## the previous run
// Hq2x
module Hq2x #(parameter LENGTH = 16, parameter HALF_DEPTH = 1, parameter DWIDTH = HALF_DEPTH ? 11 : 23)
(
	input             clk,
	input             ce_in,
	input  [DWIDTH:0] inputpixel,
	input             mono,
	input             disable_hq2x,
	input             reset_frame,
	input             reset_line,
	input             ce_out,
	input       [1:0] read_y,
	input             hblank,
	output [DWIDTH:0] outpixel
);
Settings: LEC_CHECK=0, CAP_MARGIN=20, CORE_MARGIN=2, CORE_UTILIZATION=62, PLACE_DENSITY=0.6, SLEW_MARGIN=20; clock period 7.03 ns.
run.sh (not shown) runs the stock make flow with config.mk's settings and CLKGATE_MAP_FILE=.
--- input diff the previous run..the current run ---
- a change of CORE_UTILIZATION from 62 to 72
- a change of CAP_MARGIN from 20 to 40
- an added ABC_AREA of 1
- a change of the clock period (ns, I/O delays scaled along) from 7.03 to 4.69
### Flow results
Summary of the previous run and the current run: one run falls short of a clean finish, namely the current run.
In the current run the implementation ran to completion but is not tape-out ready, as the final checks report setup timing.
Actual slew at the worst max-slew pin in the current run is 70 ps lower than in the previous run
Run comparison: the previous run worst setup path startpoint blender.op[3]; the current run worst setup path startpoint blender.op[2]
The lower largest driver fanout on the critical path of the previous run and the current run is in the current run.
Taking the previous run over the current run, the wire length of the first global-routing pass ratio works out to 0.803.
Total number of vias was higher in the run labelled the current run.
Compared with the previous run, the current run shows number of buffers added by the clock tree synthesis step lower by 11.
Compared with the previous run, the current run shows a power density of the placed cells that is 200 nW/um^2 higher.
Diff the previous run -> the current run | count of inverters not on the clock network in the layout | up by more than 100%
Min worst slack after detailed placement across the previous run and the current run: the current run


Hq2x again, from the RTL that the note above started with.
Settings: LEC_CHECK=0, CAP_MARGIN=20, CORE_MARGIN=2, CORE_UTILIZATION=24, CTS_CLUSTER_DIAMETER=62, MAX_ROUTING_LAYER=met4, SETUP_SLACK_MARGIN=1.64, SLEW_MARGIN=20, TNS_END_PERCENT=10; clock period 8.0 ns.
Change:
--- a/flow/config.mk
+++ b/flow/config.mk
@@ -8,8 +8,7 @@
 export CAP_MARGIN = 20
 export CORE_MARGIN = 2
-export CORE_UTILIZATION = 24
-export CTS_CLUSTER_DIAMETER = 62
+export CORE_UTILIZATION = 45
+export GPL_ROUTABILITY_DRIVEN = 0
 export MAX_ROUTING_LAYER = met4
-export SETUP_SLACK_MARGIN = 1.64
+export PLACE_DENSITY = 0.6
 export SLEW_MARGIN = 20
-export TNS_END_PERCENT = 10
After rerunning: Count of clock-buffer cells in the layout climbs by 22; cell count drops by 23%; final area went down by 3.2%; core utilization increases by 23 points; setup slack is worse by 0.72 ns; synthesized area is unchanged; power hardly moves; routed wire length goes down by 3.7%.
Change:
--- a/flow/config.mk
+++ b/flow/config.mk
@@ -8,6 +8,5 @@
 export CAP_MARGIN = 20
 export CORE_MARGIN = 2
-export CORE_UTILIZATION = 45
-export GPL_ROUTABILITY_DRIVEN = 0
+export CORE_UTILIZATION = 65
 export MAX_ROUTING_LAYER = met4
 export PLACE_DENSITY = 0.6
==> flow/constraint.sdc (replaced) <==
create_clock -name core_clock -period 6.31 [get_ports {clk}]
set_input_delay 1.2620 -clock core_clock [delete_from_list [all_inputs] [get_ports {clk}]]
set_output_delay 1.2620 -clock core_clock [all_outputs]
set_load 0.01 [all_outputs]
Effect: The new run went through all stages and came out clean; sequential share of layout area is about the same; setup slack gets worse by 0.87 ns; first-iteration DRC count rose by about 30%; power came out higher by about 28%; die area drops by 31%; routed wire length increases by 0.43%; via count came out higher by 3.4%.
Change:
--- a/flow/config.mk
+++ b/flow/config.mk
@@ -8,6 +8,5 @@
 export CAP_MARGIN = 20
 export CORE_MARGIN = 2
-export CORE_UTILIZATION = 65
-export MAX_ROUTING_LAYER = met4
+export CORE_UTILIZATION = 52
 export PLACE_DENSITY = 0.6
 export SLEW_MARGIN = 20
==> flow/constraint.sdc (replaced) <==
create_clock -name core_clock -period 7.21 [get_ports {clk}]
set_input_delay 1.4420 -clock core_clock [delete_from_list [all_inputs] [get_ports {clk}]]
set_output_delay 1.4420 -clock core_clock [all_outputs]
set_load 0.01 [all_outputs]
After rerunning: The changed run passed the timing, DRC and antenna checks. Cell count went up by 5.3%. Die area came out higher by 25%. Worst setup slack gets better by 0.19 ns. Routed wire length stays flat. Global-route usage fell by 7.3 points.
Power is estimated from default activity; no workload was simulated.
